[design.v]
module ctrl(
        input                   clk,
        input                   reset,
        input                   init_en_2,
        input                   init_done,
        input                   for_load_done,
        input                   for_done,
        input                   for_op_done,
        input                   back_load_done,
        input                   back_done,
        output reg              init_en,
        output reg              for_en,
        output reg              for_load_en,
        output reg              back_en,
        output reg              back_load_en,
        output reg              sti_rd,
        output reg              res_wr,
        output reg              res_rd
        );
        parameter IDLE = 3'b000,  INIT = 3'b001, LOAD = 3'b010, FOR = 3'b011, BACK = 3'b100;
        reg [2:0] cstate, nstate;
        always@(posedge clk)begin
                if(!reset)
                        cstate <= 3'b0;
                else
                        cstate <= nstate;
        end
        always@*begin
                case(cstate)
                        IDLE:begin
                                if(!reset) nstate = IDLE;
                                else nstate = INIT;
                        end
                        INIT:begin
                                if(init_done)
                                        nstate = LOAD;
                                else
                                        nstate = INIT;
                        end
                        LOAD:begin
                                if(for_load_done)
                                        nstate = FOR;
                                else if(back_load_done)
                                        nstate = BACK;
                                else
                                        nstate = LOAD;
                        end
                        FOR:begin
                                if(for_done)
                                        nstate = LOAD;
                                else
                                        nstate = FOR;
                        end
                        BACK:begin
                                if(back_done)
                                        nstate = LOAD;
                                else
                                        nstate = BACK;
                        end
                        default: nstate = IDLE;
                endcase
        end
        always@*begin
                case(cstate)
                        IDLE:begin
                                init_en = 1'b0;
                                for_load_en = 1'b0;
                                for_en = 1'b0;
                                back_load_en = 1'b0;
                                back_en = 1'b0;
                                sti_rd = 1'b0;
                                res_wr = 1'b0;
                                res_rd = 1'b0;
                        end
                        INIT:begin
                                init_en = 1'b1;
                                for_load_en = 1'b0;
                                for_en = 1'b0;
                                back_load_en = 1'b0;
                                back_en = 1'b0;
                                sti_rd = 1'b1;   
                                res_wr = init_en_2;
                                res_rd = 1'b0;
                        end
                        LOAD:begin
                                init_en = 1'b0;
                                for_load_en = (!for_op_done);
                                for_en = 1'b0;
                                back_load_en = for_op_done;
                                back_en = 1'b0;
                                sti_rd = 1'b0;
                                res_wr = 1'b0;
                                res_rd = 1'b1;
                        end
                        FOR:begin
                                init_en = 1'b0;
                                for_load_en = 1'b1;
                                for_en = 1'b1;
                                back_load_en = 1'b0;
                                back_en = 1'b0;
                                sti_rd = 1'b0;
                                res_wr = 1'b1;
                                res_rd = 1'b0;
                        end
                        BACK:begin
                                init_en = 1'b0;
                                for_load_en = 1'b0;
                                for_en = 1'b0;
                                back_load_en = 1'b1;
                                back_en = 1'b1;
                                sti_rd = 1'b0;
                                res_wr = 1'b1;
                                res_rd = 1'b0;
                        end
                        default:begin
                                init_en = 1'b0;
                                for_load_en = 1'b0;
                                for_en = 1'b0;
                                back_load_en = 1'b0;
                                back_en = 1'b0;
                                sti_rd = 1'b0;
                                res_wr = 1'b0;
                                res_rd = 1'b0;
                        end
                endcase
        end
endmodule
module init(
        input                   clk,
        input                   reset,
        input                   init_en,
        input                   for_en,
        output  reg             init_en_2,
        output                  init_done,
        output  reg     [9:0]   sti_addr ,
        input           [15:0]  sti_di,
        output  reg     [13:0]  res_addr_init ,
        output  reg     [7:0]   res_do_init
        );
        reg [9:0]       cnt_sti;   
        reg [3:0]       cnt_ini;   
        reg [13:0]      cnt_res;   
        reg [7:0]       sti_tmp15;
        wire [9:0]      sti_addr_tmp;
        assign  init_done = (cnt_res == 14'h3FFF);
        always@(posedge clk)begin
                if(!reset)
                        cnt_ini <= 4'd15;
                else if(init_en)
                        cnt_ini <= cnt_ini - 1;   
        end
        always@(posedge clk)begin
                if(!reset)
                        cnt_sti <= 10'b0;
                else if(init_en && (cnt_ini == 4'd0))
                        cnt_sti <= cnt_sti + 1;
        end
        always@*begin
                if(init_en)
                        sti_addr = cnt_sti;
                else
                        sti_addr = 10'd0;
        end
        always@(posedge clk)begin
                if(init_en)
                        sti_tmp15 <= {6'b0, sti_di[0]};
        end
        always@(posedge clk)begin
                init_en_2 <= init_en;
        end
        always@(posedge clk)begin
                if(!reset)
                        cnt_res <= 14'b0;
                else if(init_en_2)
                        cnt_res <= cnt_res + 1;
        end
        always@*begin
                res_addr_init = cnt_res;
        end
        assign sti_addr_tmp = cnt_ini+1;
        always@*begin
                if(init_en_2)begin
                        if(cnt_ini == 4'hF)
                                res_do_init = 8'h00 | sti_tmp15;   
                        else
                                res_do_init = 8'h00 | {7'b0, sti_di[sti_addr_tmp]};   
                end
                else
                        res_do_init = 8'h00;
        end
endmodule
module forward(
        input                   clk,
        input                   reset,
        input                   for_load_en,
        input                   for_en,
        output                  for_load_done,
        output                  for_done,
        output  reg             for_op_done,
        output  reg     [13:0]  res_addr_for,
        output  reg     [7:0]   res_do_for,
        input           [7:0]   res_di
        );
        reg [13:0]      cur;    
        reg [2:0]       cnt_for;   
        reg [7:0]       pixel_tmp[4:0];
        reg [7:0]      min_tmp0, min_tmp1, for_out;
        assign pass = (cur[6:0] == 7'b0) || (cur[6:0] == 7'h7F) || (cur>= 14'h3F80) || (for_load_en && (cnt_for == 3'd0) && (res_di == 8'd0));
        assign for_load_done = (cnt_for == 4'd4);
        assign for_done = (cnt_for == 3'd5);
        always@(posedge clk)begin
                if(!reset)
                        cur <= 14'd128;   
                else if(pass ||(for_load_en && for_done))
                        cur <= cur + 1;
        end
        always@(posedge clk)begin
                if(!reset)
                        cnt_for <= 3'd0;
                else if(pass || (cnt_for == 3'd6))   
                        cnt_for <= 3'd0;
                else if((!pass) && for_load_en && (!for_op_done))
                        cnt_for <= cnt_for + 1;
        end
        always@(posedge clk)begin
                if(!reset)
                        for_op_done <= 1'b0;
                else if(for_load_en && (cur == 14'h3FFF))
                        for_op_done <= 1'b1;   
        end
        always@*begin
                case(cnt_for)
                        3'd0: res_addr_for = cur;
                        3'd1: res_addr_for = cur - 14'd129;
                        3'd2: res_addr_for = cur - 14'd128;
                        3'd3: res_addr_for = cur - 14'd127;
                        3'd4: res_addr_for = cur - 14'd1;
                        3'd5: res_addr_for = cur;   
                        default: res_addr_for = 14'd0;
                endcase
        end
        always@(posedge clk)begin
                if(!reset)begin
                        pixel_tmp[0] <= 8'hFF;
                        pixel_tmp[1] <= 8'hFF;
                        pixel_tmp[2] <= 8'hFF;
                        pixel_tmp[3] <= 8'hFF;
                        pixel_tmp[4] <= 8'hFF;
                end
                else if(  for_load_en && (!for_op_done))begin
                        pixel_tmp[cnt_for] <= res_di;
                end
        end
        always@*begin
                if(cnt_for == 3'd5)begin
                        min_tmp0 = (pixel_tmp[1] <= pixel_tmp[2])? pixel_tmp[1] : pixel_tmp[2];
                        min_tmp1 = (pixel_tmp[3] <= pixel_tmp[4])? pixel_tmp[3] : pixel_tmp[4];
                        for_out = (min_tmp0 <= min_tmp1)? min_tmp0+1 : min_tmp1+1;
                end
                else begin
                        min_tmp0 = 7'd0;
                        min_tmp1 = 7'd0;
                        for_out = 7'd0;
                end
        end
        always@*begin
                if(cnt_for >= 3'd5)
                        res_do_for = for_out;
                else
                        res_do_for = 7'd0;
        end
endmodule
module backward(
        input                   clk,
        input                   reset,
        input                   back_load_en,
        input                   back_en,
        output                  back_load_done,
        output                  back_done,
        output                  done,
        output  reg     [13:0]  res_addr_back,
        output  reg     [7:0]   res_do_back,
        input           [7:0]   res_di
        );
        reg [13:0]      cur;    
        reg [2:0]       cnt_back;   
        reg [7:0]       pixel_tmp[4:0];
        reg             back_op_done;
        reg [7:0]      min_tmp0, min_tmp1, min_tmp2, back_out;
        assign pass = (cur[6:0] == 7'b0) || (cur[6:0] == 7'h7F);
        assign back_load_done = (cnt_back == 4'd4);
        assign back_done = (cnt_back == 3'd5);
        assign done = back_op_done;
        always@(posedge clk)begin
                if(!reset)
                        cur <= 14'h3F7E;   
                else if(pass || (back_load_en && back_done))
                        cur <= cur - 1;
        end
        always@(posedge clk)begin
                if(!reset)
                        cnt_back <= 3'd0;
                else if(pass || (cnt_back == 3'd6))
                        cnt_back <= 3'd0;
                else if((!pass) && back_load_en && (!back_op_done))
                        cnt_back <= cnt_back + 1;
        end
        always@(posedge clk)begin
                if(!reset)
                        back_op_done <= 1'b0;
                else if(cur == 14'h0001)
                        back_op_done <= 1'b1;
        end
        always@*begin
                case(cnt_back)
                        3'd0: res_addr_back = cur;
                        3'd1: res_addr_back = cur + 1;
                        3'd2: res_addr_back = cur + 127;
                        3'd3: res_addr_back = cur + 128;
                        3'd4: res_addr_back = cur + 129;
                        3'd5: res_addr_back = cur;   
                        default: res_addr_back = 14'd0;
                endcase
        end
        always@(posedge clk)begin
                if(!reset)begin
                        pixel_tmp[0] <= 8'hFF;
                        pixel_tmp[1] <= 8'hFF;
                        pixel_tmp[2] <= 8'hFF;
                        pixel_tmp[3] <= 8'hFF;
                        pixel_tmp[4] <= 8'hFF;
                end
                else if(back_load_en && (!back_op_done))
                        pixel_tmp[cnt_back] <= res_di;
        end
        always@*begin
                if(cnt_back == 3'd5)begin
                        min_tmp0 = (pixel_tmp[0] <= (pixel_tmp[1]+1))? pixel_tmp[0] : (pixel_tmp[1] + 1);
                        min_tmp1 = ((pixel_tmp[2]+1) <= (pixel_tmp[3]+1))? (pixel_tmp[2]+1) : (pixel_tmp[3]+1);
                        min_tmp2 = ((pixel_tmp[4]+1) <= min_tmp1)? (pixel_tmp[4]+1) : min_tmp1;
                        back_out = (min_tmp0 <= min_tmp2)? min_tmp0 : min_tmp2;
                end
                else begin
                        min_tmp0 = 7'd0;
                        min_tmp1 = 7'd0;
                        min_tmp2 = 7'd0;
                        back_out = 7'd0;
                end
        end
        always@*begin
                if(cnt_back >= 3'd5)
                        res_do_back = back_out;
                else
                        res_do_back = 7'd0;
        end
endmodule
module DT(
        input                   clk,
        input                   reset,
        output                  done,
        output                  sti_rd,
        output  [9:0]           sti_addr,
        input   [15:0]          sti_di,
        output                  res_wr,
        output                  res_rd,
        output  reg [13:0]      res_addr,
        output  reg [7:0]       res_do,
        input   [7:0]           res_di
        );
        wire [7:0] res_do_init, res_do_for, res_do_back;
        wire [13:0] res_addr_init, res_addr_for, res_addr_back;
        wire init_en, init_en_2, load_en, for_load_en, for_en, back_load_en, back_en;
        wire init_done, for_load_done, back_load_done, for_done, for_op_done, back_done;
        always@*begin
                case({init_en_2, for_en, back_en})
                        3'b100: res_do = res_do_init;
                        3'b010: res_do = res_do_for;
                        3'b001: res_do = res_do_back;
                        default:res_do = 8'd0;
                endcase
        end
        always@*begin
                case({init_en_2, for_load_en, back_load_en})
                        3'b100: res_addr = res_addr_init;
                        3'b010: res_addr = res_addr_for;
                        3'b001: res_addr = res_addr_back;
                        default:res_addr = 14'b0;
                endcase
        end
        init u_init(.clk(clk),
                    .reset(reset),
                    .init_en(init_en),
                    .for_en(for_en),
                    .init_done(init_done),
                    .init_en_2(init_en_2),
                    .sti_addr(sti_addr),
                    .sti_di(sti_di),
                    .res_addr_init(res_addr_init),
                    .res_do_init(res_do_init)
                    );
        forward u_for(.clk(clk),
                      .reset(reset),
                      .for_load_en(for_load_en),
                      .for_en(for_en),
                      .for_load_done(for_load_done),
                      .for_done(for_done),
                      .for_op_done(for_op_done),
                      .res_addr_for(res_addr_for),
                      .res_do_for(res_do_for),
                      .res_di(res_di)
                      );
        backward u_back(.clk(clk),
                        .reset(reset),
                        .back_load_en(back_load_en),
                        .back_en(back_en),
                        .back_load_done(back_load_done),
                        .back_done(back_done),
                        .done(done),
                        .res_addr_back(res_addr_back),
                        .res_do_back(res_do_back),
                        .res_di(res_di)
                        );
        ctrl u_ctrl(.clk(clk),
                    .reset(reset),
                    .init_en_2(init_en_2),
                    .init_done(init_done),
                    .for_load_done(for_load_done),
                    .for_done(for_done),
                    .for_op_done(for_op_done),
                    .back_load_done(back_load_done),
                    .back_done(back_done),
                    .init_en(init_en),
                    .for_en(for_en),
                    .for_load_en(for_load_en),
                    .back_en(back_en),
                    .back_load_en(back_load_en),
                    .sti_rd(sti_rd),
                    .res_wr(res_wr),
                    .res_rd(res_rd)
                    );
endmodule
[run.sh]
#!/bin/bash
# the make line also repeats each setting of config.mk as NAME=value (left out here)
make -C /OpenROAD-flow-scripts/flow DESIGN_CONFIG=/design/flow/config.mk WORK_HOME=/design/flow/orfs CLKGATE_MAP_FILE= finish
[config.mk]
export PLATFORM = sky130hd
export DESIGN_NAME = DT
export DESIGN_NICKNAME = DT
export VERILOG_FILES = /design/flow/design.v
export SDC_FILE = /design/flow/constraint.sdc
export NUM_CORES = 4
export LEC_CHECK = 0
export ABC_AREA = 1
export CAP_MARGIN = 20
export CORE_MARGIN = 2
export CORE_UTILIZATION = 72
export CTS_CLUSTER_SIZE = 98
export PLACE_DENSITY = 0.41
export SLEW_MARGIN = 20
[constraint.sdc]
create_clock -name core_clock -period 8.06 [get_ports {clk}]
set_input_delay 1.6120 -clock core_clock [delete_from_list [all_inputs] [get_ports {clk}]]
set_output_delay 1.6120 -clock core_clock [all_outputs]
set_load 0.01 [all_outputs]
==> CHANGELOG.md, run 1 <==
## Implementation

* Status: timing/DRC/antenna clean
* Wire per inst at 16.2 um
* Logic area at 0.00683 mm^2
* FP Rows at 45
* Slew of the pin with the lowest slew margin at 883 ps
* DR pass1 iterations at 6
* Final setup viols at 0
* Chip width at 130 um
* Area share of and/or/nand/nor cells after synthesis at 0.337
* Final hold viol count at 0
* Adder-cell share of the synthesized area at 0.113
* Setup crit end kind: primary output
* Port-buffer cells at 61
* PwrDens at 146 mW/mm^2
* DP Area at 0.0122 mm^2
* Period minus WS final at 7700 ps
* Crit path kind: reg -> out
* Clock buffer depth at 2
* HPWL Detailed at 22000 um
* CTS tree: built
* Die Height at 130 um
* CTS clk-pin slew, worst paths at 70 ps
* Antenna violations before repair at 0
* Gate power share at 0.115
* Slowest cell on the critical path: clkdlybuf4s50_1
* LEAKAGE at 5.82 nW
* Latency at later pin at 430 ps
* H-tree levels at 4
* Top Family by Delay on Critical Path: simple AND/OR/NAND/NOR gates
* Avg Inst Size Synth at 7.16 um^2
* Yosys aoi share at 0.123
* Gpl congestion at 0.936
* Io pins at 62
* Core area at 0.0153 mm^2
* Min-delay src: u_ctrl.cstate[0]
* CTS root buf: clkbuf_16
* Setup WS pre-CTS at 640 ps
* Top-area cell type share of the netlist area at 0.192
* Post-synth EDFFs at 73
* Vias in the first global route at 10400
* Critical Path End: res_do[1]
* Commonest flop: edfxtp_1
* Synthesized flop and latch total at 143
* Hold-fix buffers at CTS at 0
* Worst IR drop on VDD at 0.144 mV
* NetSw at 0.000486 W
* Cells after Synth at 1591
* Sequential cell power at 0.000792 W
* Critical Path Source: u_back.pixel_tmp[2][0]
* WHS Path Cells at 2
* Fin area at 0.0129 mm^2
* Most used cell, CP: nand2_1
* Comb power at 0.000216 W
* GRT Residual Overflow at 0
* Ys async rst share at 0
* GRT Overall Usage at 0.364
* Most frequent cell after synthesis: nand2_1
* Max-cap viol count at 0
* Period utilisation layout at 0.955
* Max Clk Rate at 130 MHz
* Main logic family: simple AND/OR/NAND/NOR gates
* Yosys Warn Count at 7
* Commonest cells post-synth: nand2_1, inv_1, nand3_1
* Hold Path Sink: u_ctrl.cstate[3]
* Slew Viols, Final at 0
* Via count at 11300
* Flop2flop setup slack at 5560 ps
* Main power group: clock
* Clock buffer count from CTS at 17
* Crit Reg-Reg Startpoint: u_ctrl.cstate[2]
* Drt initial violations at 977
* Worst R2R End: u_for.pixel_tmp[1][4]
* Mapped Nets at 1719
* Fill cells at 998
* Post-synth seq share at 0.315
* Mux share at 0
* WL final at 30400 um
* Mapped cell area at 0.0114 mm^2
* CP arrival at 6090 ps
* Antenna-violating nets left at 0
* YS chip area at 0.0114 mm^2
* Hold crit path type: reg -> reg
* Sequential share of power at 0.420
* CP peak stage delay at 470 ps
* Required time of the critical path at 6450 ps
* Relative slew margins at 0.409
* Bufs and invs on worst path at 4
* Critical path depth at 31
* Maximum fanout along the worst path at 9
* PnR worst setup slack at 362 ps
* Final Util at 0.843
* Synth-to-layout area growth at 13.2%
* Switch share at 0.258
* Total clock sinks at 143
* Clk pwr share at 0.465
* Yosys cell count at 1591
* Die area at 0.0169 mm^2
* Drt drc at 0
* Vias per cell at 6.01
* Antenna Cells at 0
* Nets at 1787
* CP startpoint kind: flop
* Unique masters post-synth at 64
* Worst r2r path cells at 7
* Cell area leaders: edfxtp_1, nand2_1, dfxtp_1
* Reg area at 0.00359 mm^2
* Pin count of the biggest net entering global routing at 44
* Internal at 0.00140 W
* Cell taking the most area after synthesis: edfxtp_1
* Floorplan utilization at 0.744
* First-pass GRT wire length at 49300 um
* OpenROAD warning count at 42
* Xor+xnor area frac at 0.0246
* Clock Skew at 10.7 ps
* Clock group at 0.000876 W
through the flow:
step	setup TNS, ps	hold WS [ps]	power, W	instances
finish	0	439	0.00188	1883
global route	-526	461	0.00193	1883
CTS	0	443	0.00187	1876
detailed placement	0	427	0.00101	1844
global placement	0	417	0.00101	1844
floorplan	0	413	0.000952	1591
layer usage:
layer  vias up  wire, um  global-route usage
li1       5455         -                   -
met1      5138     12300               0.460
met2       611     14600               0.613
met3       109      2450              0.0730
met4         0      1120               0.152
met5         -         0                   0
area by class of cell:
type	instances	share of cell area
multi-input combinational	1191	0.529
sequential	143	0.278
inverter	234	0.0680
timing repair buffer	72	0.0537
clock buffer	19	0.0335
tap	211	0.0205
clock inverter	13	0.0165
repair_timing:
item / CTS / global route
resized: 0 / 4
setup buffers: 0 / 7
setup endpoints to repair: 0 / 8
==> run 2, diff against run 1 <==
Settings changed: CORE_UTILIZATION 72 to 68, PLACE_DENSITY 0.41 to default.
Clock period 8.06 ns to 5.46 ns, I/O delays scaled along.
==> run 2 against run 1 <==
- now fails the layout checks on setup timing
- clock skew is 0.73 ps lower
- critical endpoint is now res_do[5]
- largest cell class unchanged
- area after synthesis did not move
- setup slack got worse by 2500 ps
- clock power up 35%
==> CHANGELOG.md, run 2 <==
## Implementation

* Placed Cells at 1912
* LEAKAGE at 6.40 nW
* Ys async rst share at 0
* Slew of the pin with the lowest slew margin at 907 ps
* Die area at 0.0178 mm^2
* Unrepaired setup endpoints after global routing: yes
* Antenna violations before repair at 3
* H-tree levels at 4
* Nets at 1877
* Sequential cell power at 0.00117 W
* CTS tree: built
* Final setup viols at 8
* Worst R2R End: u_for.pixel_tmp[1][4]
* GRT Residual Overflow at 0
* CP startpoint kind: flop
* Total design power at 0.00266 W
* Critical path depth at 35
* Clock Skew at 9.99 ps
* CTS clk-pin slew, worst paths at 60 ps
* Final hold viol count at 0
* Critical Path End: res_do[5]
* Commonest cells post-synth: nand2_1, inv_1, nand3_1
* Bufs and invs on worst path at 8
* Fin cells at 1984
* Cell taking the most area after synthesis: edfxtp_1
* Main logic family: simple AND/OR/NAND/NOR gates
* CP arrival at 6510 ps
* Max Clk Rate at 132 MHz
* Hold-fix buffers at CTS at 0
* PwrDens at 187 mW/mm^2
* Setup crit end kind: primary output
* Comb power at 0.000317 W
* Pin count of the biggest net entering global routing at 43
* Vias in the first global route at 11200
* Chip width at 133 um
* HPWL Detailed at 22900 um
* Clock group at 0.00118 W
* Relative slew margins at 0.391
* Fail Reasons: setup timing
* WL final at 40700 um
* Internal at 0.00193 W
* Drt drc at 0
* Most frequent cell after synthesis: nand2_1
* Port-buffer cells at 61
* Worst IR drop on VDD at 0.168 mV
* Flop2flop setup slack at 2900 ps
* GRT Overall Usage at 0.370
* Switch share at 0.275
* Yosys aoi share at 0.123
* Main power group: clock
* Cell area leaders: edfxtp_1, nand2_1, dfxtp_1
* PnR worst setup slack at -2140 ps
* Top-area cell type share of the netlist area at 0.192
* Clock buffer count from CTS at 17
* Core area at 0.0165 mm^2
* Gpl congestion at 0.957
* Min-delay src: u_ctrl.cstate[0]
* Hold crit path type: reg -> reg
* Top Metal Used: met5
* NetSw at 0.000731 W
* Slew Viols, Final at 0
* Hold Path Sink: u_ctrl.cstate[3]
* Setup WS pre-CTS at -826 ps
* Xor+xnor area frac at 0.0246
* Synth-to-layout area growth at 24.6%
* Avg Inst Size Synth at 7.16 um^2
* FP Rows at 47
* Crit path kind: reg -> out
* Synthesized flop and latch total at 143
* Yosys Warn Count at 7
* Via count at 12600
* Antenna-violating nets left at 0
* Adder-cell share of the synthesized area at 0.113
* WHS Path Cells at 2
* Total clock sinks at 143
* Commonest flop: edfxtp_1
* Wire per inst at 20.5 um
* Area share of and/or/nand/nor cells after synthesis at 0.337
* Sequential share of power at 0.439
* CTS root buf: clkbuf_16
* Max-cap viol count at 0
* Yosys cell count at 1591
* First-pass GRT wire length at 53500 um
* Gate power share at 0.119
* Die Height at 133 um
* Top Family by Delay on Critical Path: simple AND/OR/NAND/NOR gates
* Period minus WS final at 7600 ps
* Wl on met1 at 14300 um
* Drt initial violations at 1613
* DR WL met3 at 5350 um
* OpenROAD warning count at 45
* Floorplan utilization at 0.692
* Met2 Routed Length at 17700 um
* Post-synth seq share at 0.315
* DR pass1 iterations at 10
* Slowest cell on the critical path: edfxtp_1
* Mapped cell area at 0.0114 mm^2
* Period utilisation layout at 1.39
* Unique masters post-synth at 64
* Required time of the critical path at 4370 ps
* Mapped Nets at 1719
* Vias per cell at 6.35
* Worst r2r path cells at 7
* Latency at later pin at 430 ps
* Mux share at 0
* CP peak stage delay at 480 ps
* Io pins at 62
* Critical Path Source: u_back.pixel_tmp[2][1]
* Clk pwr share at 0.442
* Status: finished with violations
* Post-synth EDFFs at 73
* Crit Reg-Reg Startpoint: u_ctrl.cstate[2]
* Maximum fanout along the worst path at 8
* Cells after Synth at 1591
* Clock buffer depth at 2
* YS chip area at 0.0114 mm^2
* Most used cell, CP: nand2_2
-- run 2: area by class of cell --
class | count | area [um^2]
antenna | 2 | 5.00
clock buffer | 18 | 429
clock inverter | 14 | 156
fill | 925 | 2270
inverter | 234 | 883
multi-input combinational | 1194 | 7460
sequential | 143 | 3590
tap | 220 | 275
timing repair buffer | 159 | 1400
-- run 2: through the flow --
| stage | hold slack [ps] | util | setup TNS (ps) | instance area [um^2] |
|---|---|---|---|---|
| 6_report | 464 | 0.862 | -15820 | 14200 |
| 5_1_grt | 509 | 0.862 | -15970 | 14200 |
| 4_1_cts | 463 | 0.839 | -6300 | 13800 |
| 3_5_place_dp | 425 | 0.772 | -6540 | 12700 |
| 3_3_place_gp | 417 | 0.772 | -4580 | 12700 |
| 2_1_floorplan | 413 | - | -673 | 11500 |
-- run 2: timing repair --
item | in CTS | in global routing
pin swaps | 56 | 44
gates resized | 99 | 62
cloned | 3 | 0
endpoints found under the setup margin | 8 | 10
setup buffers | 25 | 10
-- run 2: metal layers --
metal / GRT usage / vias up
li1: - / 5640
met1: 0.462 / 5611
met2: 0.615 / 988
met3: 0.0677 / 365
met4: 0.190 / 2
met5: 0 / -
==> run 3, diff against run 2 <==
Settings changed: ABC_AREA 1 to default, CORE_UTILIZATION 68 to 72, CTS_CLUSTER_SIZE 98 to default, SETUP_SLACK_MARGIN from default to 0.68.
Clock period 5.46 ns to 7.63 ns, I/O delays scaled along.
==> run 3 against run 2 <==
- still fails the layout checks on setup timing
- global-route usage shrank 3.4 points
- clock skew shrank 3.2 ps
- combinational power shrank 8.8%
- sequential power shrank 28%
- synthesized cell count shrank 24%
- critical path depth shrank 5
- register-to-register slack gained 1800 ps
- via count shrank 21%
- core utilization grew 0.89 points
- power shrank 27%
- non-clock buffer count shrank 54
==> CHANGELOG.md, run 3 <==
## Implementation

* Status: finished with violations
* Fail Reasons: setup timing
* Main logic family: simple AND/OR/NAND/NOR gates
* Clock group at 0.000812 W
* Total clock sinks at 143
* Hold-fix buffers at CTS at 0
* Bufs and invs on worst path at 3
* YS chip area at 0.0107 mm^2
* Nets at 1421
* Worst IR drop on VDD at 0.193 mV
* Clock Skew at 6.77 ps
* Post-synth EDFFs at 73
* OpenROAD warning count at 44
* Sequential cell power at 0.000840 W
* GRT Residual Overflow at 0
* CTS clk-pin slew, worst paths at 60 ps
* Mux share at 0.0459
* Mapped cell area at 0.0107 mm^2
* Commonest cells post-synth: nand2_1, ha_1, nor2_1
* Internal at 0.00140 W
* Port-buffer cells at 61
* Avg Inst Size Synth at 8.88 um^2
* Period utilisation layout at 1.08
* Gate power share at 0.149
* Synth-to-layout area growth at 17.8%
* DP Area at 0.0115 mm^2
* Slowest cell on the critical path: edfxtp_1
* Vias per cell at 6.71
* Wire per inst at 21.7 um
* Antenna-violating nets left at 0
* Critical Path Source: u_back.pixel_tmp[2][0]
* GRT Overall Usage at 0.336
* Flop2flop setup slack at 4690 ps
* Max-cap viol count at 0
* Adder-cell share of the synthesized area at 0.120
* Crit Reg-Reg Startpoint: u_ctrl.cstate[2]
* Worst R2R End: u_for.pixel_tmp[2][6]
* Cells after Synth at 1210
* Period minus WS final at 8220 ps
* Ys async rst share at 0
* Final setup TNS at -4280 ps
* Hold Path Sink: u_ctrl.cstate[3]
* Unique masters post-synth at 87
* Final setup viols at 8
* Area share of and/or/nand/nor cells after synthesis at 0.230
* Slew Viols, Final at 0
* Switch share at 0.277
* Top-area cell type share of the netlist area at 0.204
* First-pass GRT wire length at 43400 um
* Top Family by Delay on Critical Path: AND-OR/OR-AND gates
* Fin area at 0.0127 mm^2
* WL final at 32300 um
* WHS Path Cells at 2
* Most used cell, CP: o21a_1
* Die Height at 126 um
* Maximum fanout along the worst path at 8
* Slew of the pin with the lowest slew margin at 1020 ps
* Pin count of the biggest net entering global routing at 47
* PnR worst setup slack at -588 ps
* Drt initial violations at 1230
* Clk pwr share at 0.418
* Setup crit end kind: primary output
* Vias in the first global route at 8989
* Synthesized flop and latch total at 143
* H-tree levels at 4
* HPWL Detailed at 18500 um
* Unrepaired setup endpoints after global routing: yes
* Post-synth seq share at 0.334
* Commonest flop: edfxtp_1
* Hold crit path type: reg -> reg
* Comb power at 0.000289 W
* Floorplan utilization at 0.739
* Cell taking the most area after synthesis: edfxtp_1
* Yosys cell count at 1210
* Min-delay src: u_ctrl.cstate[0]
* Core area at 0.0145 mm^2
* Chip width at 126 um
* Xor+xnor area frac at 0.0723
* CP peak stage delay at 510 ps
* CP startpoint kind: flop
* Sequential share of power at 0.433
* Critical Path End: res_do[0]
* Antenna Cells at 0
* Mapped Nets at 1338
* CTS root buf: clkbuf_16
* Final hold viol count at 0
* Cell area leaders: edfxtp_1, dfxtp_1, ha_1
* PwrDens at 153 mW/mm^2
* Drt drc at 0
* Yosys Warn Count at 7
* CTS tree: built
* Gpl congestion at 0.876
* Critical path depth at 30
* NetSw at 0.000538 W
* Crit path kind: reg -> out
* Worst r2r path cells at 7
* Via count at 10000
* Io pins at 62
* CP arrival at 6690 ps
* Clock buffer count from CTS at 17
* Yosys aoi share at 0.153
* Latency at later pin at 420 ps
* Required time of the critical path at 6100 ps
* DR pass1 iterations at 8
* FP Rows at 44
* Die area at 0.0159 mm^2
* Main power group: sequential cells
* Relative slew margins at 0.312
* Max Clk Rate at 122 MHz
* Clock buffer depth at 2
* Antenna violations before repair at 0
* Most frequent cell after synthesis: nand2_1
* LEAKAGE at 5.14 nW
## run 3: area by class of cell
type	count	area [um^2]
Inverter	81	304
Tap cell	184	230
Clock inverter	14	146
Clock buffer	18	429
Fill cell	777	1870
Sequential cell	143	3590
Multi-Input combinational cell	945	7040
Timing Repair Buffer	105	916
## run 3: stage by stage
stage          utilization  total power [W]  worst slack (ps)  hold slack [ps]  cells
6_report             0.871          0.00194              -588              484   1490
3_3_place_gp         0.789          0.00113               305              426   1422
2_1_floorplan            -          0.00106               866              413   1210
3_5_place_dp         0.789          0.00114              76.1              455   1422
5_1_grt              0.871          0.00201              -797              496   1490
4_1_cts              0.848          0.00194               414              483   1472
## run 3: what timing repair did
item / CTS / global route
buffers inserted: 18 / 18
pin swaps: 19 / 28
resized: 63 / 35
setup endpoints to repair: 8 / 8
## run 3: metal layers
metal	vias to the layer above	part of all wire	global-route usage
li1	4524	-	-
met1	4665	0.37	0.422
met2	632	0.46	0.584
met3	184	0.099	0.0497
met4	0	0.070	0.132
met5	-	0	0
==> run 4, diff against run 3 <==
Settings changed: ABC_AREA from default to 1, CORE_ASPECT_RATIO from default to 0.5, CORE_UTILIZATION 72 to 44, CTS_CLUSTER_DIAMETER from default to 265, CTS_CLUSTER_SIZE from default to 100, GPL_ROUTABILITY_DRIVEN from default to 0, PLACE_DENSITY_LB_ADDON from default to 0.3, SETUP_SLACK_MARGIN 0.68 to default, TNS_END_PERCENT from default to 20.
Clock period 7.63 ns to 9.0 ns, I/O delays scaled along.
==> run 4 against run 3 <==
- now clean on timing, DRC and antenna
- setup slack improved by 1500 ps
- final cell count rose by 35%
- non-clock buffer count fell by 39
- global-route usage fell by 12 points
- clock power fell by 12%
- first-iteration DRC count fell by 40%
- sequential cell count did not move
- critical path depth rose by 6
- clock-buffer cell count fell by 1
- combinational power fell by 34%
- via count rose by 4.1%
- clock skew barely moved
- largest cell class unchanged
==> CHANGELOG.md, run 4 <==
## Implementation

* Sequential cell power at 0.000709 W
* Slew Viols, Final at 0
* CTS tree: built
* DP Area at 0.0124 mm^2
* Mapped Nets at 1719
* PwrDens at 124 mW/mm^2
* Fin area at 0.0130 mm^2
* Min-delay src: u_ctrl.cstate[0]
* Wire per inst at 14.4 um
* Comb power at 0.000191 W
* Ys async rst share at 0
* Period minus WS final at 8060 ps
* Yosys Warn Count at 7
* Yosys aoi share at 0.123
* CTS clk-pin slew, worst paths at 60 ps
* Worst IR drop on VDD at 0.136 mV
* Xor+xnor area frac at 0.0246
* Synthesized flop and latch total at 143
* Cell area leaders: edfxtp_1, nand2_1, dfxtp_1
* Max-cap viol count at 0
* Required time of the critical path at 7200 ps
* Sequential share of power at 0.440
* CP arrival at 6260 ps
* Status: timing/DRC/antenna clean
* OpenROAD warning count at 40
* Most frequent cell after synthesis: nand2_1
* Area share of and/or/nand/nor cells after synthesis at 0.337
* Pin count of the biggest net entering global routing at 44
* Adder-cell share of the synthesized area at 0.113
* Antenna Cells at 0
* Met2 Use GR at 0.325
* Main power group: clock
* Slew of the pin with the lowest slew margin at 1060 ps
* Top-area cell type share of the netlist area at 0.192
* Commonest cells post-synth: nand2_1, inv_1, nand3_1
* Clk pwr share at 0.442
* Met3 Use GR at 0.0339
* Unrepaired setup endpoints after global routing: no
* Gate power share at 0.119
* Commonest flop: edfxtp_1
* Total design power at 0.00161 W
* First-pass GRT wire length at 47500 um
* Antenna-violating nets left at 0
* Post-synth seq share at 0.315
* Max Clk Rate at 124 MHz
* Unique masters post-synth at 64
* Port-buffer cells at 61
* WHS Path Cells at 2
* GRT Residual Overflow at 0
* Drt drc at 0
* Bufs and invs on worst path at 6
* Post-CTS setup buffer count at 0
* Switch share at 0.274
* Slowest cell on the critical path: clkdlybuf4s50_1
* DR pass1 iterations at 8
* Core area at 0.0253 mm^2
* Latency at later pin at 430 ps
* Critical path depth at 36
* Clock group at 0.000711 W
* Hold crit path type: reg -> reg
* Worst R2R End: u_for.pixel_tmp[1][3]
* Mux share at 0
* Maximum fanout along the worst path at 9
* CP peak stage delay at 530 ps
* WL final at 28900 um
* Critical Path Source: u_back.pixel_tmp[3][0]
* Final setup viols at 0
* Final hold viol count at 0
* Avg Inst Size Synth at 7.16 um^2
* Vias per cell at 5.18
* NetSw at 0.000442 W
* CP startpoint kind: flop
* Vias in the first global route at 9403
* Clock Skew at 7.10 ps
* FP Rows at 41
* Post-CTS Resized at 0
* Via count at 10400
* Post-synth EDFFs at 73
* Cell taking the most area after synthesis: edfxtp_1
* Main logic family: simple AND/OR/NAND/NOR gates
* H-tree levels at 4
* Setup crit end kind: primary output
* Antenna violations before repair at 0
* Nets at 1781
* Internal at 0.00117 W
* Relative slew margins at 0.293
* Die area at 0.0273 mm^2
* Floorplan utilization at 0.450
* Yosys cell count at 1591
* Cells after Synth at 1591
* Die Height at 118 um
* Total clock sinks at 143
* Placed Cells at 1978
* Flop2flop setup slack at 6550 ps
* Final setup TNS at 0 ps
* Synth-to-layout area growth at 13.6%
* Top Family by Delay on Critical Path: simple AND/OR/NAND/NOR gates
* GRT Overall Usage at 0.215
* LEAKAGE at 5.78 nW
* Most used cell, CP: nand2_1
* Period utilisation layout at 0.896
* Worst r2r path cells at 7
* Hold-fix buffers at CTS at 0
* Final Util at 0.511
* Io pins at 62
* Drt initial violations at 736
* Global route hottest layer: met2
* Hold Path Sink: u_ctrl.cstate[3]
* Clock buffer depth at 2
* YS chip area at 0.0114 mm^2
* Mapped cell area at 0.0114 mm^2
* Crit path kind: reg -> out
* Met1 Track Usage GR at 0.316
* CTS root buf: clkbuf_16
* Crit Reg-Reg Startpoint: u_ctrl.cstate[2]
* Fill cells at 2551
* Critical Path End: res_do[7]
* Clock buffer count from CTS at 17
* HPWL Detailed at 22400 um
* Fin cells at 2010
* Chip width at 232 um
[run 4: final cells by class]
cell class | count | area [um^2] | area share
clock buffer | 17 | 425 | 0.0328
clock inverter | 15 | 161 | 0.0125
inverter | 234 | 878 | 0.0678
multi-input combinational | 1191 | 6820 | 0.526
sequential | 143 | 3590 | 0.277
tap | 344 | 430 | 0.0332
timing repair buffer | 66 | 648 | 0.0500
[run 4: stage by stage]
stage          setup WS, ps  hold WS [ps]
2_1_floorplan          2430           413
3_3_place_gp           1440           418
3_5_place_dp           1400           443
4_1_cts                 929           477
5_1_grt                 372           518
6_report                939           487
[run 4: per-layer routing]
layer  vias to the layer above  part of all wire
li1                       5444                 -
met1                      4709              0.50
met5                         -                 0
met3                        34             0.049
met4                         0             0.016
met2                       229              0.43
==> run 5, diff against run 4 <==
Settings changed: CAP_MARGIN 20 to 5, CELL_PAD_IN_SITES_GLOBAL_PLACEMENT from default to 0, CORE_ASPECT_RATIO 0.5 to default, CORE_UTILIZATION 44 to 72, CTS_CLUSTER_DIAMETER 265 to 362, CTS_CLUSTER_SIZE 100 to 57, GPL_ROUTABILITY_DRIVEN 0 to default, GPL_TIMING_DRIVEN from default to 1, HOLD_SLACK_MARGIN from default to 0.16, MAX_ROUTING_LAYER from default to met4, PLACE_DENSITY_LB_ADDON 0.3 to 0.12, SETUP_SLACK_MARGIN from default to -0.15, SLEW_MARGIN 20 to 10.
Clock period 9.0 ns to 6.33 ns, I/O delays scaled along.
==> run 5 against run 4 <==
- now fails the layout checks on setup timing
- global-route usage is 22 points higher
- setup slack got worse by 1500 ps
- clock-buffer cell count grew 2
- power rose by 42%
- largest cell class unchanged
- largest power group is now sequential cells
==> CHANGELOG.md, run 5 <==
## Implementation

* Synthesized flop and latch total at 143
* Slew Viols, Final at 0
* Antenna violations before repair at 1
* Worst r2r path cells at 6
* Mux share at 0
* Post-synth seq share at 0.315
* Most frequent cell after synthesis: nand2_1
* Avg Inst Size Synth at 7.16 um^2
* WHS Path Cells at 2
* Sequential cell power at 0.00101 W
* Commonest flop: edfxtp_1
* Internal at 0.00164 W
* Synth-to-layout area growth at 18.3%
* Switch share at 0.285
* FP Rows at 45
* Hold Path Sink: u_ctrl.cstate[3]
* CTS tree: built
* Slowest cell on the critical path: edfxtp_1
* Bufs and invs on worst path at 7
* GRT Residual Overflow at 0
* Latency at later pin at 440 ps
* Fin area at 0.0135 mm^2
* Unique masters post-synth at 64
* NetSw at 0.000651 W
* Hold crit path type: reg -> reg
* Wire per inst at 18.8 um
* Max Clk Rate at 144 MHz
* Main power group: sequential cells
* CTS root buf: clkbuf_16
* Relative slew margins at 0.147
* Unrepaired setup endpoints after global routing: yes
* Gpl congestion at 0.976
* H-tree levels at 4
* Main logic family: simple AND/OR/NAND/NOR gates
* CTS clk-pin slew, worst paths at 60 ps
* Setup crit end kind: primary output
* Critical Path Source: u_back.pixel_tmp[3][1]
* Crit Reg-Reg Startpoint: u_ctrl.cstate[2]
* Clk pwr share at 0.436
* Cell taking the most area after synthesis: edfxtp_1
* Drt initial violations at 1504
* Antenna-violating nets left at 0
* Fail Reasons: setup timing
* Pin count of the biggest net entering global routing at 36
* Final setup TNS at -4640 ps
* Flop2flop setup slack at 3440 ps
* Hold-fix buffers at CTS at 0
* Worst R2R End: u_back.pixel_tmp[0][0]
* CP peak stage delay at 370 ps
* Io pins at 62
* Period utilisation layout at 1.09
* Top Family by Delay on Critical Path: simple AND/OR/NAND/NOR gates
* Yosys aoi share at 0.123
* Status: finished with violations
* Yosys cell count at 1591
* Top-area cell type share of the netlist area at 0.192
* DP Area at 0.0126 mm^2
* Die area at 0.0169 mm^2
* Worst IR drop on VDD at 0.138 mV
* Vias in the first global route at 11500
* Required time of the critical path at 5060 ps
* GRT Overall Usage at 0.436
* Fill cells at 812
* WL final at 36600 um
* OpenROAD warning count at 41
* Clock Skew at 8.05 ps
* Critical path depth at 35
* Most used cell, CP: nand2_1
* Cell area leaders: edfxtp_1, nand2_1, dfxtp_1
* LEAKAGE at 6.09 nW
* Mapped Nets at 1719
* Xor+xnor area frac at 0.0246
* First-pass GRT wire length at 56100 um
* Ys async rst share at 0
* Final hold viol count at 0
* YS chip area at 0.0114 mm^2
* Clock buffer count from CTS at 17
* Commonest cells post-synth: nand2_1, inv_1, nand3_1
* Comb power at 0.000281 W
* Final Util at 0.880
* PnR worst setup slack at -594 ps
* Period minus WS final at 6920 ps
* Core area at 0.0153 mm^2
* Sequential share of power at 0.442
* Floorplan utilization at 0.744
* Mapped cell area at 0.0114 mm^2
* Via count at 12300
* Clock group at 0.000996 W
* Maximum fanout along the worst path at 8
* Total clock sinks at 143
* Clock buffer depth at 2
* CP arrival at 5660 ps
* Cells after Synth at 1591
* Min-delay src: u_ctrl.cstate[0]
* Area share of and/or/nand/nor cells after synthesis at 0.337
* Final setup viols at 8
* Critical Path End: res_do[1]
* Post-synth EDFFs at 73
* PwrDens at 170 mW/mm^2
* CP startpoint kind: flop
* Drt drc at 0
* Vias per cell at 6.34
* DR pass1 iterations at 7
* Nets at 1847
* Max-cap viol count at 0
* Crit path kind: reg -> out
* Slew of the pin with the lowest slew margin at 1270 ps
* Chip width at 130 um
* Gate power share at 0.123
* Die Height at 130 um
* Port-buffer cells at 61
* HPWL Detailed at 23400 um
* Yosys Warn Count at 7
* Adder-cell share of the synthesized area at 0.113
run 5: stage by stage:
step	cells	hold WS (ps)	power, W	setup slack (ps)
after floorplan	1591	413	0.00121	289
after global placement	1897	416	0.00129	-72.7
after detailed placement	1897	431	0.00129	-347
after CTS	1941	445	0.00226	-150
after global routing	1945	465	0.00234	-957
final	1945	444	0.00229	-594
run 5: layout make-up:
cell class | instances | area [um^2] | share of cell area
clock inverters | 13 | 130 | 0.00965
multi-input cells | 1193 | 7070 | 0.524
well taps | 211 | 264 | 0.0196
flip-flops and latches | 143 | 3590 | 0.267
diodes | 2 | 5.00 | 0.000371
inverters | 234 | 886 | 0.0657
repair buffers | 130 | 1090 | 0.0810
clock buffers | 19 | 443 | 0.0329
run 5: routing by layer:
| layer | vias to the layer above | routed length (um) | GRT usage | part of all wire |
|---|---|---|---|---|
| li1 | 5583 | - | - | - |
| met1 | 5503 | 13000 | 0.497 | 0.35 |
| met2 | 981 | 17200 | 0.712 | 0.47 |
| met3 | 271 | 4170 | 0.0947 | 0.11 |
| met4 | 0 | 2230 | 0.250 | 0.061 |
| met5 | - | 0 | - | 0 |
run 5: repair_timing:
item | CTS | global route
gates cloned | 2 | 0
endpoints found under the setup margin | 8 | 8
pin swaps | 36 | 5
gates resized | 78 | 10
setup buffers | 18 | 2
==> run 6, diff against run 5 <==
Settings changed: ABC_AREA 1 to 0, CAP_MARGIN 5 to 0, CELL_PAD_IN_SITES_GLOBAL_PLACEMENT 0 to default, CORE_MARGIN 2 to 7, CORE_UTILIZATION 72 to 40, CTS_CLUSTER_DIAMETER 362 to 63, CTS_CLUSTER_SIZE 57 to default, GPL_ROUTABILITY_DRIVEN from default to 0, GPL_TIMING_DRIVEN 1 to default, HOLD_SLACK_MARGIN 0.16 to 0.02, PLACE_DENSITY_LB_ADDON 0.12 to default, SETUP_SLACK_MARGIN -0.15 to default, SLEW_MARGIN 10 to 20, TNS_END_PERCENT 20 to default.
Clock period 6.33 ns to 8.03 ns, I/O delays scaled along.
==> run 6 against run 5 <==
- now clean on timing, DRC and antenna
- synthesized cell count is 24% lower
- power is 18% lower
- clock skew is 3.0 ps higher
- first-iteration DRC count is 64% lower
- combinational power is 1% lower
- core utilization is 40 points lower
- register-to-register slack better by 1700 ps
- sequential cell count stayed put
- setup slack better by 920 ps
- wire length is 28% lower
- largest power group is now clock
- highest routed layer unchanged
==> CHANGELOG.md, run 6 <==
## Implementation

* Status: timing/DRC/antenna clean
* Xor+xnor area frac at 0.0723
* CTS tree: built
* Mapped Nets at 1338
* Worst IR drop on VDD at 0.147 mV
* Placed Cells at 1573
* Total design power at 0.00188 W
* Period utilisation layout at 0.959
* Setup crit end kind: primary output
* Floorplan utilization at 0.410
* Mux share at 0.0459
* FP Rows at 59
* Final setup viols at 0
* Slew of the pin with the lowest slew margin at 994 ps
* Top-area cell type share of the netlist area at 0.204
* Final hold slack at 455 ps
* Synthesized flop and latch total at 143
* YS chip area at 0.0107 mm^2
* Vias in the first global route at 8504
* Hold crit path type: reg -> reg
* H-tree levels at 4
* Yosys cell count at 1210
* DR pass1 iterations at 5
* Clk pwr share at 0.428
* Wire per inst at 16.3 um
* Critical path depth at 31
* Crit Reg-Reg Startpoint: u_ctrl.cstate[2]
* Chip width at 178 um
* Switch share at 0.273
* WHS Path Cells at 2
* Yosys aoi share at 0.153
* Cell taking the most area after synthesis: edfxtp_1
* Hold-fix buffers at CTS at 0
* Die Height at 178 um
* Port-buffer cells at 61
* Antenna-violating nets left at 0
* Ys async rst share at 0
* Slowest cell on the critical path: edfxtp_1
* Relative slew margins at 0.330
* Adder-cell share of the synthesized area at 0.120
* Commonest cells post-synth: nand2_1, ha_1, nor2_1
* Period minus WS final at 7700 ps
* Max-cap viol count at 0
* Clock Skew at 11.1 ps
* Commonest flop: edfxtp_1
* Synth-to-layout area growth at 16.8%
* Post-synth EDFFs at 73
* Vias per cell at 5.38
* Sequential cell power at 0.000798 W
* CTS root buf: clkbuf_16
* Maximum fanout along the worst path at 9
* Comb power at 0.000277 W
* CP arrival at 6100 ps
* Worst R2R End: u_for.pixel_tmp[2][5]
* Yosys Warn Count at 7
* Core area at 0.0262 mm^2
* Bufs and invs on worst path at 5
* DP Area at 0.0117 mm^2
* Min-delay src: u_ctrl.cstate[0]
* Clock group at 0.000806 W
* Post-synth seq share at 0.334
* Required time of the critical path at 6420 ps
* Fin area at 0.0126 mm^2
* Pin count of the biggest net entering global routing at 47
* Drt drc at 0
* WL final at 26500 um
* Worst r2r path cells at 7
* NetSw at 0.000514 W
* Critical Path Source: u_back.pixel_tmp[2][0]
* Via count at 8731
* Antenna violations before repair at 1
* Latency at later pin at 420 ps
* Most frequent cell after synthesis: nand2_1
* Drt initial violations at 547
* Clock buffer depth at 2
* Io pins at 62
* Clock buffer count from CTS at 17
* Slew Viols, Final at 0
* Sequential share of power at 0.424
* CTS clk-pin slew, worst paths at 70 ps
* Cell area leaders: edfxtp_1, dfxtp_1, ha_1
* Main power group: clock
* Final hold viol count at 0
* Nets at 1402
* Crit path kind: reg -> out
* CP startpoint kind: flop
* OpenROAD warning count at 40
* Avg Inst Size Synth at 8.88 um^2
* Cells after Synth at 1210
* Unique masters post-synth at 87
* Main logic family: simple AND/OR/NAND/NOR gates
* Max Clk Rate at 130 MHz
* CP peak stage delay at 440 ps
* Hold Path Sink: u_ctrl.cstate[3]
* Mapped cell area at 0.0107 mm^2
* GRT Overall Usage at 0.172
* Final Util at 0.479
* Fin cells at 1623
* Internal at 0.00137 W
* Critical Path End: res_do[0]
* GRT Residual Overflow at 0
* Area share of and/or/nand/nor cells after synthesis at 0.230
* Total clock sinks at 143
* Top Family by Delay on Critical Path: AND-OR/OR-AND gates
* Flop2flop setup slack at 5170 ps
* PwrDens at 150 mW/mm^2
* Die area at 0.0317 mm^2
* LEAKAGE at 5.15 nW
* HPWL Detailed at 20100 um
* Most used cell, CP: o21a_1
* First-pass GRT wire length at 42800 um
* Gate power share at 0.147
-- run 6: cell type report --
class,instances,area (um^2)
Fill cell,2485,13700
Multi-Input combinational cell,945,6810
Timing Repair Buffer,86,826
Inverter,81,304
Antenna cell,1,2.50
Sequential cell,143,3590
Clock inverter,12,119
Tap cell,335,419
Clock buffer,20,479
-- run 6: layer usage --
layer	part of all wire	vias to the layer above	global-route usage
li1	-	4473	-
met1	0.48	4061	0.220
met2	0.47	160	0.278
met3	0.031	37	0.0262
met4	0.021	0	0.0542
met5	0	-	-
-- run 6: stage by stage --
step                      setup slack [ps]  TNS, ps
after global placement                 401        0
final                                  329        0
after global routing                 -37.5    -72.6
after detailed placement               282        0
after CTS                             15.8        0
after floorplan                       1190        0
-- run 6: repair_timing --
item | CTS | global route
buffers inserted | 3 | 14
gates cloned | 0 | 0
endpoints found under the setup margin | 8 | 8
gates resized | 6 | 30
pin swaps | 1 | 6
==> run 7, diff against run 6 <==
Settings changed: ABC_AREA 0 to 1, CAP_MARGIN 0 to 40, CORE_ASPECT_RATIO from default to 0.5, CORE_MARGIN 7 to 2, CORE_UTILIZATION 40 to 57, CTS_CLUSTER_DIAMETER 63 to 294, CTS_CLUSTER_SIZE from default to 98, GPL_ROUTABILITY_DRIVEN 0 to default, HOLD_SLACK_MARGIN 0.02 to default, MAX_ROUTING_LAYER met4 to default, PLACE_DENSITY from default to 0.35, SETUP_SLACK_MARGIN from default to 1.66, TNS_END_PERCENT from default to 20.
Clock period 8.03 ns to 9.0 ns, I/O delays scaled along.
==> run 7 against run 6 <==
- combinational power decreased by 29%
- clock skew decreased by 2.3 ps
- critical endpoint unchanged
- wire length increased by 19%
- worst hold slack got worse by 22 ps
- synthesized cell count increased by 31%
- highest routed layer unchanged
- sequential share of layout area decreased by 1.8 points
- still clean on timing, DRC and antenna
- core utilization increased by 21 points
- die size decreased by 33%
- first-iteration DRC count increased by 99%
==> CHANGELOG.md, run 7 <==
## Implementation

* Floorplan utilization at 0.583
* Antenna violations before repair at 1
* Bufs and invs on worst path at 8
* Synthesized flop and latch total at 143
* Most frequent cell after synthesis: nand2_1
* Sequential share of power at 0.450
* Via count at 11200
* Port-buffer cells at 61
* Post-synth seq share at 0.315
* DR pass1 iterations at 6
* Setup crit end kind: primary output
* Vias per cell at 5.71
* Crit Reg-Reg Startpoint: u_ctrl.cstate[2]
* Most used cell, CP: nand2_2
* Slew Viols, Final at 0
* Io pins at 62
* Clock buffer depth at 2
* Required time of the critical path at 7200 ps
* Sequential cell power at 0.000708 W
* GRT Residual Overflow at 0
* Avg Inst Size Synth at 7.16 um^2
* Post-synth EDFFs at 73
* Hold Path Sink: u_ctrl.cstate[3]
* H-tree levels at 4
* Max-cap viol count at 0
* Total design power at 0.00157 W
* Min-delay src: u_ctrl.cstate[0]
* Cell area leaders: edfxtp_1, nand2_1, dfxtp_1
* Critical Path Source: u_back.pixel_tmp[2][1]
* Critical Path End: res_do[0]
* Main power group: sequential cells
* Mapped cell area at 0.0114 mm^2
* Period utilisation layout at 0.806
* Xor+xnor area frac at 0.0246
* Final hold slack at 433 ps
* Worst r2r path cells at 7
* Final setup TNS at 0 ps
* Critical path depth at 35
* Placed Cells at 1902
* Gpl congestion at 0.937
* Chip width at 204 um
* Maximum fanout along the worst path at 8
* Top Family by Delay on Critical Path: simple AND/OR/NAND/NOR gates
* OpenROAD warning count at 44
* Wire per inst at 16.2 um
* Yosys Warn Count at 7
* Final hold viol count at 0
* Die Height at 104 um
* Ys async rst share at 0
* Pin count of the biggest net entering global routing at 44
* Relative slew margins at 0.452
* Period minus WS final at 7250 ps
* Hold crit path type: reg -> reg
* Flop2flop setup slack at 6640 ps
* Final setup viols at 0
* Clock Skew at 8.78 ps
* Unrepaired setup endpoints after global routing: yes
* WL final at 31600 um
* Mux share at 0
* Commonest flop: edfxtp_1
* Adder-cell share of the synthesized area at 0.113
* Clock buffer count from CTS at 17
* Drt drc at 0
* Internal at 0.00115 W
* Slowest cell on the critical path: edfxtp_1
* DP Area at 0.0123 mm^2
* Gate power share at 0.124
* YS chip area at 0.0114 mm^2
* Core area at 0.0195 mm^2
* FP Rows at 36
* HPWL Detailed at 23600 um
* Area share of and/or/nand/nor cells after synthesis at 0.337
* Worst R2R End: u_for.pixel_tmp[1][2]
* Die area at 0.0212 mm^2
* Unique masters post-synth at 64
* NetSw at 0.000427 W
* Fin area at 0.0134 mm^2
* Clk pwr share at 0.426
* Slew of the pin with the lowest slew margin at 815 ps
* Mapped Nets at 1719
* Commonest cells post-synth: nand2_1, inv_1, nand3_1
* Top-area cell type share of the netlist area at 0.192
* Synth-to-layout area growth at 17.5%
* Worst IR drop on VDD at 0.0882 mV
* CTS clk-pin slew, worst paths at 60 ps
* Clock group at 0.000670 W
* Max Clk Rate at 138 MHz
* Status: timing/DRC/antenna clean
* Latency at later pin at 430 ps
* LEAKAGE at 5.97 nW
* GRT Overall Usage at 0.296
* PwrDens at 118 mW/mm^2
* Main logic family: simple AND/OR/NAND/NOR gates
* Cell taking the most area after synthesis: edfxtp_1
* Crit path kind: reg -> out
* Yosys aoi share at 0.123
* Hold-fix buffers at CTS at 0
* Total clock sinks at 143
* CTS root buf: clkbuf_16
* Comb power at 0.000196 W
* CP peak stage delay at 440 ps
* Drt initial violations at 1090
* Antenna-violating nets left at 0
* Fin cells at 1956
* WHS Path Cells at 2
* CP arrival at 5450 ps
* CTS tree: built
* First-pass GRT wire length at 50200 um
* Yosys cell count at 1591
* Switch share at 0.271
* CP startpoint kind: flop
* Cells after Synth at 1591
* Nets at 1804
* Fill cells at 1670
* Vias in the first global route at 10200
-- run 7: per-stage QoR --
step           utilization  setup slack, ps
6_report             0.685             1750
5_1_grt              0.685             1510
4_1_cts              0.664             1450
3_5_place_dp         0.628             1330
3_3_place_gp         0.627             1480
2_1_floorplan            -             2430
-- run 7: what timing repair did --
action,4_1_cts,5_1_grt
setup endpoints to repair,8,8
buffers inserted,6,13
gates cloned,2,0
resized,15,92
pin swaps,7,34
-- run 7: area by class of cell --
type,count,area [um^2],area share
tap,266,333,0.0248
inverter,234,883,0.0659
clock buffer,20,447,0.0333
timing repair buffer,87,785,0.0586
antenna,1,2.50,0.000187
multi-input combinational,1193,7240,0.540
clock inverter,12,114,0.00850
sequential,143,3590,0.268
-- run 7: routing by layer --
metal	share of wire	GRT usage	vias up	routed length (um)
met4	0.021	0.0916	0	666
li1	-	-	5484	-
met2	0.45	0.474	402	14300
met3	0.066	0.0420	61	2090
met5	0	0	-	0
met1	0.46	0.414	5218	14500
==> run 8, diff against run 7 <==
Settings changed: CAP_MARGIN 40 to 20, CELL_PAD_IN_SITES_GLOBAL_PLACEMENT from default to 0, CORE_ASPECT_RATIO 0.5 to default, CORE_UTILIZATION 57 to 72, CTS_CLUSTER_DIAMETER 294 to 25, CTS_CLUSTER_SIZE 98 to 57, GPL_TIMING_DRIVEN from default to 1, HOLD_SLACK_MARGIN from default to 0.16, MAX_ROUTING_LAYER from default to met4, PLACE_DENSITY 0.35 to default, PLACE_DENSITY_LB_ADDON from default to 0.12, SETUP_SLACK_MARGIN 1.66 to 2.13, SLEW_MARGIN 20 to 10, TNS_END_PERCENT 20 to 100.
Clock period 9.0 ns to 7.63 ns, I/O delays scaled along.
==> run 8 against run 7 <==
- the run now fails in global routing
- die size fell by 21%
- area after synthesis did not move
- synthesized cell count did not move
==> CHANGELOG.md, run 8 <==
## Implementation

* Status: aborted with a tool error
* Stop stage: global routing
* Run Error: [ERROR GRT-0232] Routing congestion too high. Check the congestion heatmap in the GUI.
* Commonest cells post-synth: nand2_1, inv_1, nand3_1
* GRT Overall Usage at 0.784
* HPWL Detailed at 22400 um
* FP Rows at 45
* Gpl congestion at 0.961
* CTS root buf: clkbuf_16
* Die Height at 130 um
* Commonest flop: edfxtp_1
* Post-synth seq share at 0.315
* GRT Residual Overflow at 8
* Cell taking the most area after synthesis: edfxtp_1
* Unique masters post-synth at 64
* Yosys aoi share at 0.123
* Die area at 0.0169 mm^2
* Chip width at 130 um
* Mapped cell area at 0.0114 mm^2
* Clock buffer depth at 2
* Port-buffer cells at 61
* YS chip area at 0.0114 mm^2
* Mux share at 0
* Post-synth EDFFs at 73
* Area share of and/or/nand/nor cells after synthesis at 0.337
* Top-area cell type share of the netlist area at 0.192
* Avg Inst Size Synth at 7.16 um^2
* Cells after Synth at 1591
* Yosys Warn Count at 7
* Mapped Nets at 1719
* Adder-cell share of the synthesized area at 0.113
* Total clock sinks at 143
* Core area at 0.0153 mm^2
* Clock buffer count from CTS at 17
* Cell area leaders: edfxtp_1, nand2_1, dfxtp_1
* H-tree levels at 4
* Main logic family: simple AND/OR/NAND/NOR gates
* Yosys cell count at 1591
* Io pins at 62
* Ys async rst share at 0
* Xor+xnor area frac at 0.0246
* Hold-fix buffers at CTS at 0
* Most frequent cell after synthesis: nand2_1
* Synthesized flop and latch total at 143
* Placed Cells at 1844
* Floorplan utilization at 0.744
[run 8: routing by layer]
metal,GRT overflow,global-route usage
met5,-,-
met3,1,0.690
met1,0,0.780
met4,5,0.706
met2,2,0.896
[run 8: stage by stage]
step | instance area (um^2) | worst slack (ps)
floorplan | 11500 | 1650
global placement | 12300 | 844
detailed placement | 12300 | 720
CTS | 13500 | 885
[run 8: timing repair]
action                     in CTS
setup endpoints to repair      11
pin swaps                      53
resized                       128
setup buffers                  27
gates cloned                    3
==> run 9, diff against run 8 <==
Settings changed: CELL_PAD_IN_SITES_GLOBAL_PLACEMENT 0 to default, CTS_CLUSTER_DIAMETER 25 to 232, CTS_CLUSTER_SIZE 57 to default, GPL_TIMING_DRIVEN 1 to default, HOLD_SLACK_MARGIN 0.16 to default, MAX_ROUTING_LAYER met4 to default, PLACE_DENSITY from default to 0.37, PLACE_DENSITY_LB_ADDON 0.12 to default, SETUP_SLACK_MARGIN 2.13 to default, SLEW_MARGIN 10 to 20, TNS_END_PERCENT 100 to default.
Clock period 7.63 ns to 6.91 ns, I/O delays scaled along.
==> run 9 against run 8 <==
- the layout now fails its checks (setup timing)
- die size is the same
- synthesized cell count unchanged
- area after synthesis unchanged
==> CHANGELOG.md, run 9 <==
## Implementation

* Status: finished with violations
* Fail Reasons: setup timing
* Most used cell, CP: nand2_1
* Yosys Warn Count at 7
* Bufs and invs on worst path at 7
* Final setup viols at 8
* Slew Viols, Final at 0
* Mux share at 0
* Clock buffer depth at 2
* Max Clk Rate at 140 MHz
* Core area at 0.0153 mm^2
* Wire per inst at 17.7 um
* Synth-to-layout area growth at 16.0%
* Gpl congestion at 0.950
* Vias per cell at 6.20
* CP peak stage delay at 370 ps
* Critical path depth at 37
* Sequential cell power at 0.000924 W
* CP arrival at 5750 ps
* Period utilisation layout at 1.03
* Mapped cell area at 0.0114 mm^2
* Nets at 1802
* Slew of the pin with the lowest slew margin at 882 ps
* Crit Reg-Reg Startpoint: u_ctrl.cstate[2]
* Cell area leaders: edfxtp_1, nand2_1, dfxtp_1
* Cells after Synth at 1591
* Relative slew margins at 0.410
* Chip width at 130 um
* Hold-fix buffers at CTS at 0
* Clock buffer count from CTS at 17
* Placed Cells at 1847
* Internal at 0.00153 W
* Commonest cells post-synth: nand2_1, inv_1, nand3_1
* Final Util at 0.863
* OpenROAD warning count at 43
* Flop2flop setup slack at 4410 ps
* Fill cells at 887
* WL final at 33500 um
* Synthesized flop and latch total at 143
* Gate power share at 0.119
* Most frequent cell after synthesis: nand2_1
* DR pass1 iterations at 8
* Worst R2R End: u_for.pixel_tmp[4][2]
* CTS root buf: clkbuf_16
* CP startpoint kind: flop
* Io pins at 62
* PwrDens at 159 mW/mm^2
* Xor+xnor area frac at 0.0246
* GRT Residual Overflow at 0
* Mapped Nets at 1719
* Avg Inst Size Synth at 7.16 um^2
* Crit path kind: reg -> out
* CTS clk-pin slew, worst paths at 60 ps
* Post-synth seq share at 0.315
* WHS Path Cells at 2
* Antenna Cells at 0
* Clock group at 0.000925 W
* Floorplan utilization at 0.744
* Adder-cell share of the synthesized area at 0.113
* Die area at 0.0169 mm^2
* Min-delay src: u_ctrl.cstate[0]
* Hold Path Sink: u_ctrl.cstate[3]
* Period minus WS final at 7140 ps
* Setup crit end kind: primary output
* Critical Path End: res_do[5]
* Main logic family: simple AND/OR/NAND/NOR gates
* Worst IR drop on VDD at 0.168 mV
* CTS tree: built
* H-tree levels at 4
* FP Rows at 45
* Drt drc at 0
* Critical Path Source: u_back.pixel_tmp[3][1]
* First-pass GRT wire length at 49400 um
* Via count at 11800
* Maximum fanout along the worst path at 8
* Area share of and/or/nand/nor cells after synthesis at 0.337
* Vias in the first global route at 10500
* PnR worst setup slack at -226 ps
* Setup WS pre-CTS at 35.2 ps
* Top Family by Delay on Critical Path: simple AND/OR/NAND/NOR gates
* Latency at later pin at 430 ps
* Final hold viol count at 0
* Worst r2r path cells at 7
* Main power group: clock
* Switch share at 0.272
* Slowest cell on the critical path: edfxtp_1
* Top-area cell type share of the netlist area at 0.192
* YS chip area at 0.0114 mm^2
* Clock Skew at 9.93 ps
* Pin count of the biggest net entering global routing at 44
* Hold crit path type: reg -> reg
* Comb power at 0.000251 W
* Die Height at 130 um
* Ys async rst share at 0
* Clk pwr share at 0.440
* Commonest flop: edfxtp_1
* Max-cap viol count at 0
* LEAKAGE at 5.93 nW
* Sequential share of power at 0.440
* Fin cells at 1898
* Post-synth EDFFs at 73
* HPWL Detailed at 22000 um
* Antenna violations before repair at 0
* Drt initial violations at 1162
* Yosys cell count at 1591
* Port-buffer cells at 61
* Unique masters post-synth at 64
* Required time of the critical path at 5530 ps
* NetSw at 0.000570 W
* Total clock sinks at 143
* Yosys aoi share at 0.123
* Unrepaired setup endpoints after global routing: yes
* Cell taking the most area after synthesis: edfxtp_1
* Antenna-violating nets left at 0
* GRT Overall Usage at 0.365
[run 9: layout make-up]
cell class / count / area [um^2] / area share
flip-flops and latches: 143 / 3590 / 0.272
repair buffers: 86 / 773 / 0.0585
inverters: 234 / 881 / 0.0666
multi-input cells: 1192 / 7120 / 0.539
clock buffers: 19 / 443 / 0.0335
well taps: 211 / 264 / 0.0200
clock inverters: 13 / 139 / 0.0105
[run 9: timing repair]
action | 4_1_cts | 5_1_grt
gates resized | 22 | 70
pin swaps | 6 | 28
endpoints found under the hold margin | 0 | 0
setup buffers | 8 | 10
cloned | 1 | 0
setup endpoints to repair | 8 | 8
[run 9: layer usage]
layer	GRT usage	vias up	wire length [um]
met2	0.617	765	15900
met1	0.462	5317	12700
met3	0.0545	213	2990
li1	-	5482	-
met5	0	-	0
met4	0.175	0	1870
[run 9: metrics by stage]
stage	hold WS, ps	power (W)	cell area, um^2	TNS [ps]
CTS	468	0.00208	12900	0
floorplan	413	0.00111	11400	0
finish	467	0.00210	13200	-1590
global route	480	0.00216	13200	-5600
global placement	417	0.00117	12200	0
detailed placement	451	0.00118	12200	0
Power and IR drop assume default switching activity.
